## run 1
// fp32mult
module fp32mult (
    input  wire [31:0] x1,
    input  wire [31:0] x2,
    input  wire        en,
    input  wire        rst,
    input  wire        clk,
    output wire [31:0] y,
    output wire        ready
);
Settings: LEC_CHECK=0, ABC_AREA=0, CAP_MARGIN=15, CELL_PAD_IN_SITES_GLOBAL_PLACEMENT=1, CORE_ASPECT_RATIO=0.73, CORE_MARGIN=10, CORE_UTILIZATION=38, CTS_CLUSTER_SIZE=45, GPL_TIMING_DRIVEN=0, SETUP_SLACK_MARGIN=1.65, SLEW_MARGIN=25, TNS_END_PERCENT=10; clock period 11.8 ns.
run.sh (not shown) runs the stock make flow with config.mk's settings and CLKGATE_MAP_FILE=.
The following lists how run 2 was set up differently from run 1:
==> flow/config.mk <==
export PLATFORM = sky130hd
export DESIGN_NAME = fp32mult
export DESIGN_NICKNAME = fp32mult
export VERILOG_FILES = /design/flow/design.v
export SDC_FILE = /design/flow/constraint.sdc
export NUM_CORES = 4
export LEC_CHECK = 0
export ABC_AREA = 1
export CAP_MARGIN = 20
export CORE_MARGIN = 10
export CORE_UTILIZATION = 48
export SLEW_MARGIN = 20
==> flow/constraint.sdc <==
create_clock -name core_clock -period 10.0 [get_ports {clk}]
set_input_delay 2.0000 -clock core_clock [delete_from_list [all_inputs] [get_ports {clk}]]
set_output_delay 2.0000 -clock core_clock [all_outputs]
set_load 0.01 [all_outputs]
[summary]
Cmp run 2 and run 1 / number of buffer and inverter instances along the worst setup path / lower: run 1
Diff run 1 -> run 2: pin count of the biggest net entering global routing rose 32; clock latency of the later-clocked register in the worst-skew pair increased by 0.02 ns relative to the old numbers; area of the synthesized netlist per yosys stat increased by 0.0017 mm² relative to the old numbers; sequential share of layout area shows a reduction of 0.48 points.
Run 2 finished all stages; the layout is clean.
For run 3, these inputs were changed with respect to run 2:
--- a/flow/config.mk
+++ b/flow/config.mk
@@ -8 +7,0 @@
-export ABC_AREA = 1
@@ -10,3 +9,10 @@
-export CORE_MARGIN = 10
-export CORE_UTILIZATION = 48
-export SLEW_MARGIN = 20
+export CORE_MARGIN = 9
+export CORE_UTILIZATION = 40
+export CTS_CLUSTER_DIAMETER = 116
+export CTS_CLUSTER_SIZE = 66
+export GPL_ROUTABILITY_DRIVEN = 1
+export HOLD_SLACK_MARGIN = -0.03
+export MAX_ROUTING_LAYER = met4
+export PLACE_DENSITY_LB_ADDON = 0.17
+export SLEW_MARGIN = 5
+export TNS_END_PERCENT = 45
Fmax, run 2 and run 3: higher on run 2. Die: run 3 bigger than run 2. Run 3 vs. run 2: first-iteration DRC count went down by 411. Higher final cell count among run 2 and run 3: run 2. Per the comparison of run 3 with run 2, mapped cell area went down 0.0017 mm², clock buffer count in the final layout now sits higher. Going from run 2 to run 3, post-synthesis cell count from yosys shrinks by 711. Run 3 against run 2: post-route core utilization went down by 7.9 points.
--- input diff run 3..run 4 ---
==> flow/config.mk <==
export PLATFORM = sky130hd
export DESIGN_NAME = fp32mult
export DESIGN_NICKNAME = fp32mult
export VERILOG_FILES = /design/flow/design.v
export SDC_FILE = /design/flow/constraint.sdc
export NUM_CORES = 4
export LEC_CHECK = 0
export CAP_MARGIN = 20
export CORE_MARGIN = 2
export CORE_UTILIZATION = 40
export SETUP_SLACK_MARGIN = 0.9
export SLEW_MARGIN = 20
==> flow/constraint.sdc <==
create_clock -name core_clock -period 8.69 [get_ports {clk}]
set_input_delay 1.7380 -clock core_clock [delete_from_list [all_inputs] [get_ports {clk}]]
set_output_delay 1.7380 -clock core_clock [all_outputs]
set_load 0.01 [all_outputs]
==> comparison <==
- Against run 3 as the reference, run 4 delivers a lower first-pass GRT wire length.
- Relative to run 3, clock buffer count in the final layout decreased by 2 in run 4.
- Compared to run 3, run 4 reaches a higher achievable clock.
- Of run 3 and run 4, the run reporting the lower fraction of area in non-clock buffers was run 3.
- Chip footprint for run 4: about 11% down relative to run 3
- Looking at worst-case register-to-register setup slack, run 4 sits below run 3.
- Final wirelength of run 4 falls short of that of run 3 slightly.
- Run 3 -> run 4: met1 layer wirelength in the final routing decreased by a few percent

---

The RTL this note starts from:
==> flow/design.v <==
module fullreg #(  parameter N = 16 )(
    input [N-1:0] d,
    output reg [N-1:0] q,
    input clk,
    input en,
    input clr,  
    input rst   
    );
always @(posedge clk,posedge rst) begin
    if(rst)
        q<=0;
    else    
    if(en==1)begin
        if(clr)
            q<=0;
        else
            q<=d;
    end
end
endmodule
module exp_adder_bias (
    input  wire [7:0] exp1,    
    input  wire [7:0] exp2,    
    output wire [7:0] exp_out  
);
    wire [8:0] sum;            
    wire [8:0] sum_minus_bias;
    assign sum = exp1 + exp2;
    assign sum_minus_bias = sum - 9'd127;
    assign exp_out = sum_minus_bias[7:0];
endmodule
module exp_normalizer (
    input  wire        msb_mult,    
    input  wire [7:0]  exp_in,      
    output wire [7:0]  exp_out      
);
    assign exp_out = msb_mult ? (exp_in + 8'd1) : exp_in;
endmodule
module mantissa_normalizer (
    input  wire [47:0] mult_out,    
    output wire [23:0] mant_out     
);
    assign mant_out = mult_out[47] ? 
                      mult_out[47:24] : 
                      mult_out[46:23];
endmodule
module mult24 (
    input  wire [23:0] a,    
    input  wire [23:0] b,    
    output wire [47:0] p     
);
    assign p = $unsigned(a) * $unsigned(b);
endmodule
module fp32mult (
    input  wire [31:0] x1,
    input  wire [31:0] x2,
    input  wire        en,
    input  wire        rst,
    input  wire        clk,
    output wire [31:0] y,
    output wire        ready
);
    wire [31:0] x1_reg;
    wire [31:0] x2_reg;
    fullreg #(32) reg_x1 (.clk(clk), .rst(rst), .clr(1'b0), .en(en), .d(x1), .q(x1_reg));
    fullreg #(32) reg_x2 (.clk(clk), .rst(rst), .clr(1'b0), .en(en), .d(x2), .q(x2_reg));
    wire sign1 = x1_reg[31];
    wire sign2 = x2_reg[31];
    wire [7:0] exp1 = x1_reg[30:23];
    wire [7:0] exp2 = x2_reg[30:23];
    wire [23:0] mant1 = {1'b1, x1_reg[22:0]};  
    wire [23:0] mant2 = {1'b1, x2_reg[22:0]};
    wire sign_result = sign1 ^ sign2;
    wire [7:0] exp_sum;
      wire en_d1;
    wire en_d2;
    exp_adder_bias exp_add_inst (
        .exp1(exp1),
        .exp2(exp2),
        .exp_out(exp_sum)
    );
    wire [47:0] mant_product;
    mult24 mult_inst (
        .a(mant1),
        .b(mant2),
        .p(mant_product)
    );
    wire [7:0] exp_norm;
    exp_normalizer exp_norm_inst (
        .msb_mult(mant_product[47]),
        .exp_in(exp_sum),
        .exp_out(exp_norm)
    );
    wire [23:0] mant_norm;
    mantissa_normalizer mant_norm_inst (
        .mult_out(mant_product),
        .mant_out(mant_norm)
    );
    wire [31:0] result_comb;
    assign result_comb = {sign_result, exp_norm, mant_norm[22:0]};
    fullreg #(32) reg_out (
        .clk(clk),
        .rst(rst),
        .clr(1'b0),
        .en(en_d1),
        .d(result_comb),
        .q(y)
    );
    fullreg #(1) reg_en_stage1 (
        .clk(clk),
        .rst(rst),
        .clr(1'b0),
        .en(1'b1),
        .d(en),
        .q(en_d1)
    );
    fullreg #(1) reg_en_stage2 (
        .clk(clk),
        .rst(rst),
        .clr(1'b0),
        .en(1'b1),
        .d(en_d1),
        .q(en_d2)
    );
    assign ready = en_d2;
endmodule
clock: 12.4 ns
lec_check: 0
cap_margin: 0
core_margin: 2
core_utilization: 37
cts_cluster_diameter: 214
cts_cluster_size: 100
gpl_routability_driven: 1
min_routing_layer: met1
slew_margin: 20
tns_end_percent: 10
The baseline passed the timing, design-rule and antenna checks.
==> next run, changes <==
==> flow/config.mk (replaced) <==
export PLATFORM = sky130hd
export DESIGN_NAME = fp32mult
export DESIGN_NICKNAME = fp32mult
export VERILOG_FILES = /design/flow/design.v
export SDC_FILE = /design/flow/constraint.sdc
export NUM_CORES = 4
export LEC_CHECK = 0
export CAP_MARGIN = 20
export CORE_MARGIN = 2
export CORE_UTILIZATION = 50
export SLEW_MARGIN = 20
==> flow/constraint.sdc (replaced) <==
create_clock -name core_clock -period 8.69 [get_ports {clk}]
set_input_delay 1.7380 -clock core_clock [delete_from_list [all_inputs] [get_ports {clk}]]
set_output_delay 1.7380 -clock core_clock [all_outputs]
set_load 0.01 [all_outputs]
Result: Synthesized area does not change; maximum frequency went up by 6.4%; worst hold slack loses 0.0081 ns; routed wire length decreases by 6.9%; cell area drops by 0.49%; setup slack degrades by 3.2 ns; register-to-register slack gets worse by 3.2 ns; die area shrinks by 26%; flip-flop count does not change; clock skew is about the same.
==> next run, changes <==
--- a/flow/config.mk
+++ b/flow/config.mk
@@ -10 +10 @@
-export CORE_UTILIZATION = 50
+export CORE_UTILIZATION = 40
==> flow/constraint.sdc (replaced) <==
create_clock -name core_clock -period 10.0 [get_ports {clk}]
set_input_delay 2.0000 -clock core_clock [delete_from_list [all_inputs] [get_ports {clk}]]
set_output_delay 2.0000 -clock core_clock [all_outputs]
set_load 0.01 [all_outputs]
Outcome:
- first-iteration DRC count increases by 17%
- worst hold slack is better by 0.0048 ns
- clock-buffer cell count does not change
- global-route usage decreases by 5.0 points
- register-to-register slack is better by 0.97 ns
- cell area increases by 0.39%
- sequential cell count is unchanged
==> next run, changes <==
--- a/flow/config.mk
+++ b/flow/config.mk
@@ -9 +9 @@
-export CORE_MARGIN = 2
+export CORE_MARGIN = 10
@@ -10,0 +11 @@
+export HOLD_SLACK_MARGIN = -0.01
=> The changed run finished clean. Global-route usage came out lower by 2.8 points. Sequential share of layout area is about the same. Worst hold slack barely changes. Maximum frequency came out higher slightly. Critical path depth came out higher by 1. Via count came out lower slightly.
==> next run, changes <==
--- a/flow/config.mk
+++ b/flow/config.mk
@@ -9 +9 @@
-export CORE_MARGIN = 10
+export CORE_MARGIN = 2
@@ -11,2 +11,6 @@
-export HOLD_SLACK_MARGIN = -0.01
-export SLEW_MARGIN = 20
+export CTS_CLUSTER_SIZE = 66
+export GPL_ROUTABILITY_DRIVEN = 1
+export HOLD_SLACK_MARGIN = -0.03
+export MAX_ROUTING_LAYER = met4
+export SLEW_MARGIN = 5
+export TNS_END_PERCENT = 45
Clock skew hardly moves.
Via count shrinks by about 0.6%.
Worst setup slack gets worse by 0.12 ns.
Global-route usage went up by 3.5 points.
Critical path depth does not change.
Final cell count is about the same.
Routed wire length decreases by about 0.8%.
Area after synthesis does not change.
